== nickel ==
Design pipelined, start of the top module:
module pipelined(
    input  wire              clk,
    input  wire              rst,
    input  wire              in_valid,
    output wire              in_ready,
    input  wire signed [15:0] a,
    input  wire signed [15:0] b,
    input  wire signed [15:0] c,
    input  wire signed [15:0] d,
    input  wire signed [15:0] e,
    output reg               out_valid,
    input  wire              out_ready,
    output reg signed [31:0]  y
);
Size in the first run: ~3,200 cells after synthesis, roughly 160 flip-flops, ~120 I/O pins.
Settings: LEC_CHECK=0, CAP_MARGIN=0, CELL_PAD_IN_SITES_GLOBAL_PLACEMENT=0, CORE_ASPECT_RATIO=0.74, CORE_MARGIN=2, CORE_UTILIZATION=52, HOLD_SLACK_MARGIN=0.18, MAX_ROUTING_LAYER=met4, PLACE_DENSITY_LB_ADDON=0.25, SETUP_SLACK_MARGIN=0.91, SLEW_MARGIN=20, TNS_END_PERCENT=70; clock period 4.52 ns.
run.sh (not shown) runs the stock make flow with config.mk's settings and CLKGATE_MAP_FILE=.
Final checks on nickel, whose flow otherwise completed, came back failing, citing negative setup slack.
The inputs of maple differ from those of nickel as listed below.
==> flow/config.mk <==
export PLATFORM = sky130hd
export DESIGN_NAME = pipelined
export DESIGN_NICKNAME = pipelined
export VERILOG_FILES = /design/flow/design.v
export SDC_FILE = /design/flow/constraint.sdc
export NUM_CORES = 4
export LEC_CHECK = 0
export CAP_MARGIN = 20
export CORE_MARGIN = 2
export CORE_UTILIZATION = 65
export CTS_CLUSTER_SIZE = 53
export MAX_ROUTING_LAYER = met4
export SLEW_MARGIN = 20
export TNS_END_PERCENT = 60
==> flow/constraint.sdc <==
create_clock -name core_clock -period 4.83 [get_ports {clk}]
set_input_delay 0.9660 -clock core_clock [delete_from_list [all_inputs] [get_ports {clk}]]
set_output_delay 0.9660 -clock core_clock [all_outputs]
set_load 0.01 [all_outputs]
[summary]
As for a clean layout from maple and nickel, there is none.
Ran to the end and failed final checks on negative setup slack: maple.
The flow for nickel finished, though final verification flagged negative setup slack.
Summary of maple over nickel: area of all placed cells without fillers down 1.0%; layout-stage area growth over the synthesis result down 1.3 points.
Lower setup slack among maple and nickel: nickel
--- input diff maple..tundra ---
--- a/flow/config.mk
+++ b/flow/config.mk
@@ -11 +10,0 @@
-export CTS_CLUSTER_SIZE = 53
@@ -14 +12,0 @@
-export TNS_END_PERCENT = 60
==> flow/constraint.sdc <==
create_clock -name core_clock -period 5.9 [get_ports {clk}]
set_input_delay 1.1800 -clock core_clock [delete_from_list [all_inputs] [get_ports {clk}]]
set_output_delay 1.1800 -clock core_clock [all_outputs]
set_load 0.01 [all_outputs]
Results
Summary of tundra over maple: CTS clock-pin slew for the worst setup and hold paths stayed essentially flat, worst setup slack rose by 0.74 ns, number of setup violations in the final report fell by about 20%. None of the runs tundra and maple ends with a clean layout. maple finished all stages; however, its layout fails the closing checks, the failures being negative setup slack. maple ended up with sky130_fd_sc_hd__or4b_4 as its master of the slowest instance on the critical path; tundra ended up with sky130_fd_sc_hd__fa_2. Routed wire in tundra totals more than in maple. In the reports for tundra and maple, the larger cell area belongs to tundra. Global-route track usage on met1, tundra and maple: smaller value in maple.
For indigo, these inputs were changed with respect to tundra:
--- a/flow/config.mk
+++ b/flow/config.mk
@@ -10,2 +10,2 @@
-export CORE_UTILIZATION = 65
-export MAX_ROUTING_LAYER = met4
+export CORE_UTILIZATION = 66
+export SETUP_SLACK_MARGIN = 1.28
==> flow/constraint.sdc <==
create_clock -name core_clock -period 5.63 [get_ports {clk}]
set_input_delay 1.1260 -clock core_clock [delete_from_list [all_inputs] [get_ports {clk}]]
set_output_delay 1.1260 -clock core_clock [all_outputs]
set_load 0.01 [all_outputs]
==> results <==
- None of the runs tundra and indigo ends with a clean layout.
- indigo finished all stages; however, its layout fails the closing checks, the failures being negative setup slack.
- Ran to the end and failed final checks on negative setup slack: tundra.
- Fraction of the cycle the final worst path needs ended up 2.6 points higher on indigo than on tundra.
- [compare] base=tundra new=indigo: number of iterations in the first detailed-routing pass down 3.
- When indigo is measured against tundra, its final wirelength turns out about 6% lower.
Relative to indigo, the following input files were edited for lagoon:
--- a/flow/config.mk
+++ b/flow/config.mk
@@ -10,2 +10,4 @@
-export CORE_UTILIZATION = 66
-export SETUP_SLACK_MARGIN = 1.28
+export CORE_UTILIZATION = 72
+export CTS_CLUSTER_SIZE = 51
+export PLACE_DENSITY = 0.67
+export SETUP_SLACK_MARGIN = -0.1
==> flow/constraint.sdc <==
create_clock -name core_clock -period 6.23 [get_ports {clk}]
set_input_delay 1.2460 -clock core_clock [delete_from_list [all_inputs] [get_ports {clk}]]
set_output_delay 1.2460 -clock core_clock [all_outputs]
set_load 0.01 [all_outputs]
## What came out
Each of lagoon and indigo falls short of a clean finish.
lagoon did not finish: a tool error stopped it during global routing (5_1_grt).
Nothing crashed in indigo and all stages finished; the problem is that the final layout failed, the offending checks being negative setup slack.
lagoon vs. indigo: number of placed cells counting well taps -about 1%, count of pins on the block boundary did not really move, sequential cell area fraction in the yosys report now sits at about the same level.
Looking at floorplan-stage core utilization, lagoon sits above indigo.
lagoon vs. indigo: site row count has decreased, synthesized netlist net count has remained practically unchanged.
Placer's final routability congestion estimate of lagoon exceeds that of indigo slightly.
lagoon gives less die span in x than indigo did.
Changes observed in lagoon relative to indigo: placed wire-length estimate +about 3.3%; die area -about 8%; total of cells resized after clock tree synthesis -71.
> inputs changed (lagoon -> delta)
--- a/flow/config.mk
+++ b/flow/config.mk
@@ -10,4 +10 @@
-export CORE_UTILIZATION = 72
-export CTS_CLUSTER_SIZE = 51
-export PLACE_DENSITY = 0.67
-export SETUP_SLACK_MARGIN = -0.1
+export CORE_UTILIZATION = 10
==> flow/constraint.sdc <==
create_clock -name core_clock -period 9.96 [get_ports {clk}]
set_input_delay 1.9920 -clock core_clock [delete_from_list [all_inputs] [get_ports {clk}]]
set_output_delay 1.9920 -clock core_clock [all_outputs]
set_load 0.01 [all_outputs]
Findings:
- delta: PASS, flow complete, no timing, DRC or antenna violations
- Compared with lagoon, delta shows die outline area that has gone up by more than 100%.
- delta vs lagoon, routability congestion estimate from global placement went down by about 16%.
- Area after detailed placement on delta is up relative to lagoon.

========
pipelined again, from the RTL that the note above started with.
make LEC_CHECK=0 CAP_MARGIN=20 CORE_MARGIN=2 CORE_UTILIZATION=72 CTS_CLUSTER_SIZE=59 PLACE_DENSITY=0.67 SETUP_SLACK_MARGIN=-0.1 SLEW_MARGIN=20 finish   # period 6.23 ns
The starting point never finished: it broke off in global routing.
Change:
CORE_UTILIZATION = 27   (was 72)
CTS_CLUSTER_SIZE = not set   (was 59)
PLACE_DENSITY = not set   (was 0.67)
SETUP_SLACK_MARGIN = not set   (was -0.1)
clock period = 7.79 ns   (was 6.23 ns; I/O delays follow)
What happened: With this change the flow completed without violations; synthesized area stays the same; die size rises to 2.6 times its value; synthesized cell count stays the same.

========
## lane 1
pipelined again, from the RTL that the note above started with.
==> flow/design.v (excerpt) <==
module pipelined(
    input  wire              clk,
    input  wire              rst,
    input  wire              in_valid,
    output wire              in_ready,
    input  wire signed [15:0] a,
    input  wire signed [15:0] b,
    input  wire signed [15:0] c,
    input  wire signed [15:0] d,
    input  wire signed [15:0] e,
    output reg               out_valid,
    input  wire              out_ready,
    output reg signed [31:0]  y
);
make LEC_CHECK=0 CAP_MARGIN=0 CELL_PAD_IN_SITES_GLOBAL_PLACEMENT=0 CORE_ASPECT_RATIO=0.74 CORE_MARGIN=2 CORE_UTILIZATION=52 CTS_CLUSTER_DIAMETER=291 GPL_TIMING_DRIVEN=1 HOLD_SLACK_MARGIN=0.18 MAX_ROUTING_LAYER=met5 PLACE_DENSITY_LB_ADDON=0.25 SETUP_SLACK_MARGIN=-0.11 SLEW_MARGIN=20 TNS_END_PERCENT=70 finish   # period 4.52 ns
Status lane 1: flow complete, layout not clean - negative setup slack
Edits applied to the flow inputs when going from lane 1 to lane 2:
- clearing PLACE_DENSITY_LB_ADDON, which used to be 0.25
- clearing GPL_TIMING_DRIVEN, which used to be 1
- clearing HOLD_SLACK_MARGIN, which used to be 0.18
- swapping 0 for 20 in CAP_MARGIN
- swapping 52 for 61 in CORE_UTILIZATION
- clearing CTS_CLUSTER_DIAMETER, which used to be 291
- clearing TNS_END_PERCENT, which used to be 70
- clearing CELL_PAD_IN_SITES_GLOBAL_PLACEMENT, which used to be 0
- clearing CORE_ASPECT_RATIO, which used to be 0.74
- clearing MAX_ROUTING_LAYER, which used to be met5
- swapping -0.11 for 1.56 in SETUP_SLACK_MARGIN
- swapping 4.52 for 5.9 in the clock period (ns, I/O delays scaled along)
--- outcome ---
Lane 2 completed end to end; final checks failed (negative setup slack).
Between lane 1 and lane 2, first-pass GRT wire length increased.
Relative to lane 1, the total routed wirelength measured on lane 2 has increased by a few percent.
Summary of lane 2 over lane 1: cell count shows a reduction of about 1.8%, clock buffer count from CTS shows no meaningful change.
Row global-route usage: lane 2 higher / lane 1 lower
The clock distribution area overhead in the final layout was comparable across lane 2 and lane 1.
Re data arrival time of the critical path: lane 2 is 0.22 ns up on lane 1.
Comparing lane 2 and lane 1, worst max-slew margin expressed relative to the limit is lower on lane 1.
For placement-stage cell area, lane 2 and lane 1 come out practically identical.
Modified inputs, lane 3 compared to lane 2
- CTS_CLUSTER_DIAMETER newly set to 174
- SETUP_SLACK_MARGIN removed (was 1.56)
- CORE_UTILIZATION changed from 61 to 72
- CTS_CLUSTER_SIZE newly set to 95
- the clock period (ns, I/O delays scaled along) changed from 5.9 to 9.96
Results
Lane 3 finished every step from synthesis to the final layout, and the layout passed the timing, design-rule and antenna checks. Clock skew on lane 3 is behind lane 2. From lane 2 to lane 3 the numbers moved as follows: worst path arrival time increased by 2.12 ns relative to the old numbers, via count decreased by about 6% relative to the old numbers, wire length decreased by 9600 µm relative to the old numbers. Comparing combined global-route utilization of all metal layers for lane 3 and lane 2, the bigger number came from lane 3. Lane 3 against lane 2: global routing usage on met1 went up by 1.5 points, met2 routing resource usage after global routing went up by 1.6 points. Met3 usage: higher on lane 3. | number of antenna violations at the first check in global routing | lane 3 vs lane 2 | 1 lower |.
## Diff of input files: lane 4 against lane 3
- PLACE_DENSITY newly set to 0.36
- TNS_END_PERCENT newly set to 5
- the clock period (ns, I/O delays scaled along) changed from 9.96 to 7.37
Results
- In lane 4 relative to lane 3, overall routed net length had gone up by a little under 10%.
- The more densely filled core belongs to lane 4, not lane 3.
- Lane 4 gives more final clock period utilization by the worst path than lane 3 did.
- Cmp lane 4 and lane 3 / global-route wire length before repair / higher: lane 4
- The final standard cell area without fillers of lane 4 was inferior to that of lane 3.
- Setup slack of the critical path after layout sits lower in lane 4 than in lane 3.
- Looking at minimum setup slack among reg-to-reg paths, lane 4 sits 2.66 ns lower than lane 3 does.
Setup changes, lane 4 to lane 5
- clearing TNS_END_PERCENT, which used to be 5
- clearing CTS_CLUSTER_SIZE, which used to be 95
- clearing CTS_CLUSTER_DIAMETER, which used to be 174
- swapping 72 for 40 in CORE_UTILIZATION
- clearing PLACE_DENSITY, which used to be 0.36
- swapping 7.37 for 7.79 in the clock period (ns, I/O delays scaled along)
Notes after the runs:
The higher setup slack of the worst register-to-register path came out of lane 5. Going from lane 4 to lane 5, worst setup slack after layout saw an increase, logic share of the area saw a decrease, core utilization saw a decrease.

========
Starting RTL as in the previous note.
// pipelined
module pipelined(
    input  wire              clk,
    input  wire              rst,
    input  wire              in_valid,
    output wire              in_ready,
    input  wire signed [15:0] a,
    input  wire signed [15:0] b,
    input  wire signed [15:0] c,
    input  wire signed [15:0] d,
    input  wire signed [15:0] e,
    output reg               out_valid,
    input  wire              out_ready,
    output reg signed [31:0]  y
);
clock: 7.37 ns
lec_check: 0
cap_margin: 15
core_margin: 2
core_utilization: 72
cts_cluster_diameter: 174
cts_cluster_size: 95
slew_margin: 20
tns_end_percent: 5
Rerun with:
CAP_MARGIN = 20   (was 15)
CTS_CLUSTER_DIAMETER = unset   (was 174)
CTS_CLUSTER_SIZE = 60   (was 95)
PLACE_DENSITY = 0.67   (was unset)
SETUP_SLACK_MARGIN = -0.1   (was unset)
TNS_END_PERCENT = unset   (was 5)
clock period = 6.23 ns   (was 7.37 ns; I/O delays follow)
Now the flow ended with an error in global routing (5_1_grt).
Synthesized area is unchanged.
Die size stays the same.
Synthesized cell count does not change.
Rerun with:
CORE_UTILIZATION = 40   (was 72)
CTS_CLUSTER_SIZE = unset   (was 60)
PLACE_DENSITY = unset   (was 0.67)
SETUP_SLACK_MARGIN = unset   (was -0.1)
clock period = 8.0 ns   (was 6.23 ns; I/O delays follow)
=> The changed run finished with timing, DRC and antenna clean. Synthesized cell count stays the same. Synthesized area is unchanged. Die area went up by well over a third.
Rerun with:
ABC_AREA = 1   (was unset)
CORE_ASPECT_RATIO = 1.58   (was unset)
CTS_CLUSTER_DIAMETER = 383   (was unset)
CTS_CLUSTER_SIZE = 100   (was unset)
SETUP_SLACK_MARGIN = -0.79   (was unset)
TNS_END_PERCENT = 10   (was unset)
The new run went through all stages and came out clean.
Worst setup slack improves by 0.40 ns.
Cell area increases by roughly a tenth.
Non-clock buffer count falls by 77.
Routed wire length climbs by a quarter to a third.
Worst hold slack gets better by 0.026 ns.
Register-to-register slack gets better by 1.2 ns.
Die size rose by roughly a tenth.
Maximum frequency goes up by a few percent.
Rerun with:
CORE_ASPECT_RATIO = 0.5   (was 1.58)
CORE_UTILIZATION = 66   (was 40)
CTS_CLUSTER_DIAMETER = 301   (was 383)
TNS_END_PERCENT = unset   (was 10)
After rerunning:
- The new run finished clean
- area after synthesis is unchanged
- design area came out lower by about 1.3%
- worst setup slack got worse by 0.21 ns
- sequential share of layout area came out higher by 0.13 points

========
pipelined again, from the RTL that the note above started with.
clock: 6.97 ns
lec_check: 0
abc_area: 1
cap_margin: 20
cell_pad_in_sites_global_placement: 0
core_margin: 2
core_utilization: 72
cts_cluster_diameter: 191
cts_cluster_size: 72
max_routing_layer: met4
place_density_lb_addon: 0.25
setup_slack_margin: 0.91
slew_margin: 20
tns_end_percent: 55
The starting point aborted during global routing (5_1_grt).
Then changed:
- ABC_AREA: 1 -> default
- CELL_PAD_IN_SITES_GLOBAL_PLACEMENT: 0 -> default
- CTS_CLUSTER_DIAMETER: 191 -> default
- CTS_CLUSTER_SIZE: 72 -> default
- MAX_ROUTING_LAYER: met4 -> default
- PLACE_DENSITY: default -> 0.67
- PLACE_DENSITY_LB_ADDON: 0.25 -> default
- SETUP_SLACK_MARGIN: 0.91 -> -0.32
- TNS_END_PERCENT: 55 -> default
- clock period: 6.97 -> 5.9 ns (I/O delays scaled with it)
After rerunning: With this change the flow reached the layout checks and failed them: setup timing. Area after synthesis is lower by about 12%. Synthesized cell count goes down by about 30%. Die size falls by about 12%.
Then changed:
- CTS_CLUSTER_SIZE: default -> 25
- SETUP_SLACK_MARGIN: -0.32 -> -0.1
- clock period: 5.9 -> 6.23 ns (I/O delays scaled with it)
The changed run failed in global routing (5_1_grt); synthesized area stays the same; synthesized cell count is unchanged; die area does not change.
